## run A
Design multiply_n_divide_top, start of the top module:
module multiply_n_divide_top(clk, reset, a_in, b_in, m_d, start, result, ready);
    input [63:0] a_in, b_in;  
    input clk, reset, start, m_d;  
    output ready;  
    output [128:0] result;  
    wire [63:0] mul_div_reg_out;  
    wire [64:0] alu_out;  
    wire [128:0] res_reg_out;  
    wire control_wr;  
    wire control_initial_wr;  
    wire control_sh_right;  
    wire control_alu_sel;  
    wire control_sh_left;  
    multiplicand_n_divider_register mndr1(
        .clk(clk),
        .reset(reset),
        .data_in(b_in),
        .data_out(mul_div_reg_out)
    );
    alu alu1(
        .multiply_top_in(res_reg_out[128:64]),
        .divide_top_in(res_reg_out[127:63]),
        .multiplicand_or_divider_in({1'b0,mul_div_reg_out}),
        .sel(control_alu_sel),
        .alu_out(alu_out)
    );
    result_register resr1(
        .clk(clk),
        .reset(reset),
        .data_in(alu_out),
        .wr(control_wr),
        .initial_data_in(a_in),
        .initial_wr(control_initial_wr),
        .sh_right(control_sh_right),
        .sh_left(control_sh_left),
  ...
Size in the first run: about 4,100 cells after synthesis, roughly 210 flip-flops, about 260 I/O pins, roughly 22,000 µm² of cells after synthesis.
==> flow/config.mk <==
export PLATFORM = sky130hd
export DESIGN_NAME = multiply_n_divide_top
export DESIGN_NICKNAME = multiply_n_divide_top
export VERILOG_FILES = /design/flow/design.v
export SDC_FILE = /design/flow/constraint.sdc
export NUM_CORES = 4
export LEC_CHECK = 0
export ABC_AREA = 1
export CAP_MARGIN = 20
export CELL_PAD_IN_SITES_DETAIL_PLACEMENT = 1
export CORE_MARGIN = 10
export CORE_UTILIZATION = 40
export GPL_TIMING_DRIVEN = 0
export HOLD_SLACK_MARGIN = 0.26
export MAX_ROUTING_LAYER = met4
export SETUP_SLACK_MARGIN = 0.95
export SLEW_MARGIN = 20
export TNS_END_PERCENT = 45
==> flow/constraint.sdc <==
create_clock -name core_clock -period 4.5 [get_ports {clk}]
set_input_delay 0.9000 -clock core_clock [delete_from_list [all_inputs] [get_ports {clk}]]
set_output_delay 0.9000 -clock core_clock [all_outputs]
set_load 0.01 [all_outputs]
run.sh (not shown) runs the stock make flow with config.mk's settings and CLKGATE_MAP_FILE=.
Run A | stages: all done | timing, DRC, antenna: all pass
What run B does differently from run A at the input level:
- clearing TNS_END_PERCENT, which used to be 45
- clearing ABC_AREA, which used to be 1
- clearing GPL_TIMING_DRIVEN, which used to be 0
- clearing HOLD_SLACK_MARGIN, which used to be 0.26
- clearing SETUP_SLACK_MARGIN, which used to be 0.95
- clearing CELL_PAD_IN_SITES_DETAIL_PLACEMENT, which used to be 1
- swapping 10 for 2 in CORE_MARGIN
- clearing MAX_ROUTING_LAYER, which used to be met4
Findings:
Run B — clock network fraction of total power 4.6 points higher, run A as reference. Run B -> run A: total of flip-flops plus latches after synthesis delta 0, exact match. Diff run A -> run B: die span in y went down; setup slack of the critical path after layout has decreased. Run B vs run A, sequential share of power went up by 0.9 points. The power group with the highest consumption comes out clock in one run and combinational cells in the other, namely in run B and run A respectively. Of run A and run B, the higher net switching component of the power belongs to run A.
## Diff of input files: run C against run B
- changing CORE_UTILIZATION from 40 to 66
- changing the clock period (ns, I/O delays scaled along) from 4.5 to 2.36
[summary]
- Run C did not make it past 4_1_cts, where a tool error ended it.
- Synthesized chip area reported by yosys across run B and run C: no real change.
- The width of the die in run C was lower than what run B gave.
- Compared to run B, run C has worst slack at placement 1730 ps lower.
- Fraction of the core area occupied by cells at floorplan for run C: 27 points up relative to run B
- Compared with run B, in run C share of synthesized area occupied by flip-flops and latches comparable; area of the core region now smaller; die area now smaller.
- Going from run B to run C, post-placement cell area has increased, number of rows created at floorplan has decreased.
Modified inputs, run D compared to run C
- CORE_UTILIZATION now 40, was 66
- the clock period (ns, I/O delays scaled along) now 4.16, was 2.36
==> results <==
- In the tables for run C and run D, pre-placement core utilization reads higher with run C.
- Synthesized cell area came out exactly the same in run C and run D.
- Run D finished every stage and its layout cleared the timing, DRC and antenna checks.
- Looking at total core area, run D sits above run C.
- Relative to run C, run D degrades die area.
Here is what was changed in the inputs of run E compared with run D.
- an added PLACE_DENSITY_LB_ADDON of 0.14
- a change of the clock period (ns, I/O delays scaled along) from 4.16 to 7.02
Notes after the runs:
- Run E did not stop at any stage, and its layout met the timing, DRC and antenna checks.
- Going from run D to run E, met3 global-route usage shrinks by 0.43 points.
- In run E the combinational share of power turned out 2.6 points lower than in run D.
- Compared with run D, in run E required time of the critical path increased 2880 ps; maximum clock skew at final layout increased 16 ps; total area of multi-input combinational cells essentially unchanged; power consumption decreased 39%; relative contribution of the clock network to total power increased 3.0 points.
Edits applied to the flow inputs when going from run E to run F:
- MAX_ROUTING_LAYER newly set to met4
- TNS_END_PERCENT newly set to 30
- ABC_AREA newly set to 0
- CORE_UTILIZATION changed from 40 to 41
- CELL_PAD_IN_SITES_GLOBAL_PLACEMENT newly set to 2
- CELL_PAD_IN_SITES_DETAIL_PLACEMENT newly set to 0
- SETUP_SLACK_MARGIN newly set to 0.57
- PLACE_DENSITY_LB_ADDON changed from 0.14 to 0.09
- CORE_MARGIN changed from 2 to 6
- CTS_CLUSTER_SIZE newly set to 73
- SLEW_MARGIN changed from 20 to 15
- HOLD_SLACK_MARGIN newly set to 0.15
--- outcome ---
- When the final numbers for run F and run E were put side by side, the detailed-route vias per instance turned out to be smaller in run F.
- Diff run E -> run F: fraction of power consumed by combinational cells rose 0.9 points; core outline area fell 1100 µm².
- Relative to run E, the fmax measured on run F has decreased by a few percent.
- Looking at the reports, run F completed the entire flow and the layout it produced met the timing, DRC and antenna checks.
- In terms of final worst hold slack, run E and run F differ only marginally.
- Utilization after layout in run F vs run E: up 1.1 points
- Run F: minimum clock period is 110 ps higher than what run E reported.
- Run F: detailed placer's ending HPWL is about 3.3% higher than what run E reported.
- Looking at run F and run E, the clock-pin slew on the worst setup and hold paths is a wash.
- Run F vs. run E: transition time at the pin with the least slew margin went down by 140 ps.
- Run F ends up with a area added between synthesis and finish that is 0.54 points lower than in run E.

========
The RTL this note starts from:
==> flow/design.v <==
module alu(alu_out, multiply_top_in, divide_top_in, multiplicand_or_divider_in, sel);  
    input [64:0] multiply_top_in;  
    input [64:0] divide_top_in;  
    input [64:0] multiplicand_or_divider_in;  
    input sel;  
    output [64:0] alu_out;  
    wire [64:0] sum;  
    wire [64:0] diff;  
    assign sum = multiplicand_or_divider_in + multiply_top_in;
    assign diff = divide_top_in - multiplicand_or_divider_in;
    assign alu_out = sel ? sum : diff;
endmodule
module control(clk, reset, start, m_d, data_in, alu_sel, ready, wr, initial_wr, sh_right, sh_left);  
    input clk, reset, start, m_d;  
    input [1:0] data_in;  
    output ready, wr, initial_wr, sh_right, sh_left, alu_sel;  
    wire ready_check;
    wire wr_check;
    wire initial_wr_check;
    wire sh_right_check;
    wire sh_left_check;
    wire mul_wr;
    wire div_wr;
    reg [1:0] state;
    reg [9:0] counter;
    always @(posedge clk) begin
        if (reset) begin  
            state <= 2'd0;
            counter <= 10'd0;
        end
        else begin  
            case (state)  
                2'b00: begin  
                    if (start == 1) state <= 2'b01;  
                end
                2'b01: begin  
                    counter <= 0;  
                    state <= 2'b10;  
                end
                2'b10: begin  
                    if (counter == 63) state <= 2'b00;  
                    counter <= counter + 1;  
                end
            endcase
        end
    end
    assign alu_sel = m_d;  
    assign mul_wr = data_in[0] && m_d;  
    assign div_wr = !(data_in[1] || m_d);  
    assign wr_check = (state == 2'b10) && (mul_wr || div_wr);  
    assign wr = wr_check ? 1 : 0;  
    assign initial_wr_check = (state == 2'b01);  
    assign initial_wr = initial_wr_check ? 1 : 0;  
    assign sh_right_check = (state == 2'b10) && m_d;  
    assign sh_right = sh_right_check ? 1 : 0;  
    assign sh_left_check = (state == 2'b10) && (!m_d);  
    assign sh_left = sh_left_check ? 1 : 0;  
    assign ready_check = (state == 2'b00);  
    assign ready = ready_check ? 1 : 0;  
endmodule
module multiplicand_n_divider_register(clk, reset, data_in, data_out);
    input [63:0] data_in;  
    input clk, reset;  
    output [63:0] data_out;  
    reg [63:0] mul_div_reg;  
    always @(posedge clk) begin
        if (reset)  
            mul_div_reg <= 64'd0;  
        else 
            mul_div_reg <= data_in;  
    end
    assign data_out = mul_div_reg;
endmodule
module result_register(clk, reset, data_in, wr, initial_data_in, initial_wr, sh_right, sh_left, result);
    input [64:0] data_in;  
    input [63:0] initial_data_in;  
    input clk, reset, wr, initial_wr, sh_right, sh_left;  
    output [128:0] result;  
    reg [128:0] result_reg;  
    always @(posedge clk) begin
        if (reset)  
            result_reg <= 129'd0;  
        else begin
            if (initial_wr == 1)  
                result_reg <= {65'd0, initial_data_in};  
            else begin
                if (wr && sh_right)  
                    result_reg <= {1'd0, data_in, result_reg[63:1]}; 
                else if (wr && sh_left)  
                    result_reg <= {data_in, result_reg[62:0], 1'b1};
                else if (sh_right)  
                    result_reg <= {1'd0, result_reg[128:1]};
                else if (sh_left)  
                    result_reg <= {result_reg[127:0], 1'b0};
            end
        end
    end
    assign result = result_reg;
endmodule
module multiply_n_divide_top(clk, reset, a_in, b_in, m_d, start, result, ready);
    input [63:0] a_in, b_in;  
    input clk, reset, start, m_d;  
    output ready;  
    output [128:0] result;  
    wire [63:0] mul_div_reg_out;  
    wire [64:0] alu_out;  
    wire [128:0] res_reg_out;  
    wire control_wr;  
    wire control_initial_wr;  
    wire control_sh_right;  
    wire control_alu_sel;  
    wire control_sh_left;  
    multiplicand_n_divider_register mndr1(
        .clk(clk),
        .reset(reset),
        .data_in(b_in),
        .data_out(mul_div_reg_out)
    );
    alu alu1(
        .multiply_top_in(res_reg_out[128:64]),
        .divide_top_in(res_reg_out[127:63]),
        .multiplicand_or_divider_in({1'b0,mul_div_reg_out}),
        .sel(control_alu_sel),
        .alu_out(alu_out)
    );
    result_register resr1(
        .clk(clk),
        .reset(reset),
        .data_in(alu_out),
        .wr(control_wr),
        .initial_data_in(a_in),
        .initial_wr(control_initial_wr),
        .sh_right(control_sh_right),
        .sh_left(control_sh_left),
        .result(res_reg_out)
    );
    control cu1(
        .clk(clk),
        .reset(reset),
        .start(start),
        .m_d(m_d),
        .data_in({alu_out[64], res_reg_out[0]}),
        .alu_sel(control_alu_sel),
        .ready(ready),
        .wr(control_wr),
        .initial_wr(control_initial_wr),
        .sh_right(control_sh_right),
        .sh_left(control_sh_left)
    );
    assign result = res_reg_out;
endmodule
Settings: LEC_CHECK=0, ABC_AREA=1, CAP_MARGIN=20, CORE_MARGIN=10, CORE_UTILIZATION=40, HOLD_SLACK_MARGIN=0.26, MAX_ROUTING_LAYER=met4, SLEW_MARGIN=20, TNS_END_PERCENT=45; clock period 4.5 ns.
The baseline completed without violations.
Change:
- ABC_AREA: 1 -> default
- CORE_MARGIN: 10 -> 2
- CORE_UTILIZATION: 40 -> 72
- CTS_CLUSTER_DIAMETER: default -> 203
- HOLD_SLACK_MARGIN: 0.26 -> default
- MAX_ROUTING_LAYER: met4 -> default
- SETUP_SLACK_MARGIN: default -> 0.27
- TNS_END_PERCENT: 45 -> default
- clock period: 4.5 -> 3.89 ns (I/O delays scaled with it)
Clock power is higher by about 9%.
Utilization is higher by 43 points.
Design area is lower by about 15%.
Worst hold slack improved by 0.047 ns.
Sequential power is higher by about 16%.
Setup slack got worse by 0.67 ns.
Change:
- CORE_UTILIZATION: 72 -> 69
- CTS_CLUSTER_DIAMETER: 203 -> default
- PLACE_DENSITY: default -> 0.41
- SETUP_SLACK_MARGIN: 0.27 -> default
- clock period: 3.89 -> 3.11 ns (I/O delays scaled with it)
=>
- With this change the flow died in 5_1_grt on GRT-0116
- die area increases by 4.2%
- synthesized cell count stays the same
- synthesized area stays the same
Change:
- CAP_MARGIN: 20 -> 15
- CORE_UTILIZATION: 69 -> 71
- CTS_CLUSTER_SIZE: default -> 40
- PLACE_DENSITY: 0.41 -> default
- SETUP_SLACK_MARGIN: default -> 0.89
- clock period: 3.11 -> 3.36 ns (I/O delays scaled with it)
After rerunning:
- The changed run died in 4_1_cts
- die size goes down by a few percent
- synthesized area stays the same
- synthesized cell count stays the same
Change:
- CORE_UTILIZATION: 71 -> 72
- CTS_CLUSTER_DIAMETER: default -> 351
- HOLD_SLACK_MARGIN: default -> -0.09
- SETUP_SLACK_MARGIN: 0.89 -> -0.16
- clock period: 3.36 -> 3.16 ns (I/O delays scaled with it)
=> The changed run stopped in 5_1_grt; die area falls by 1.4%; synthesized area does not change; synthesized cell count is unchanged.
Power and IR drop assume default switching activity.
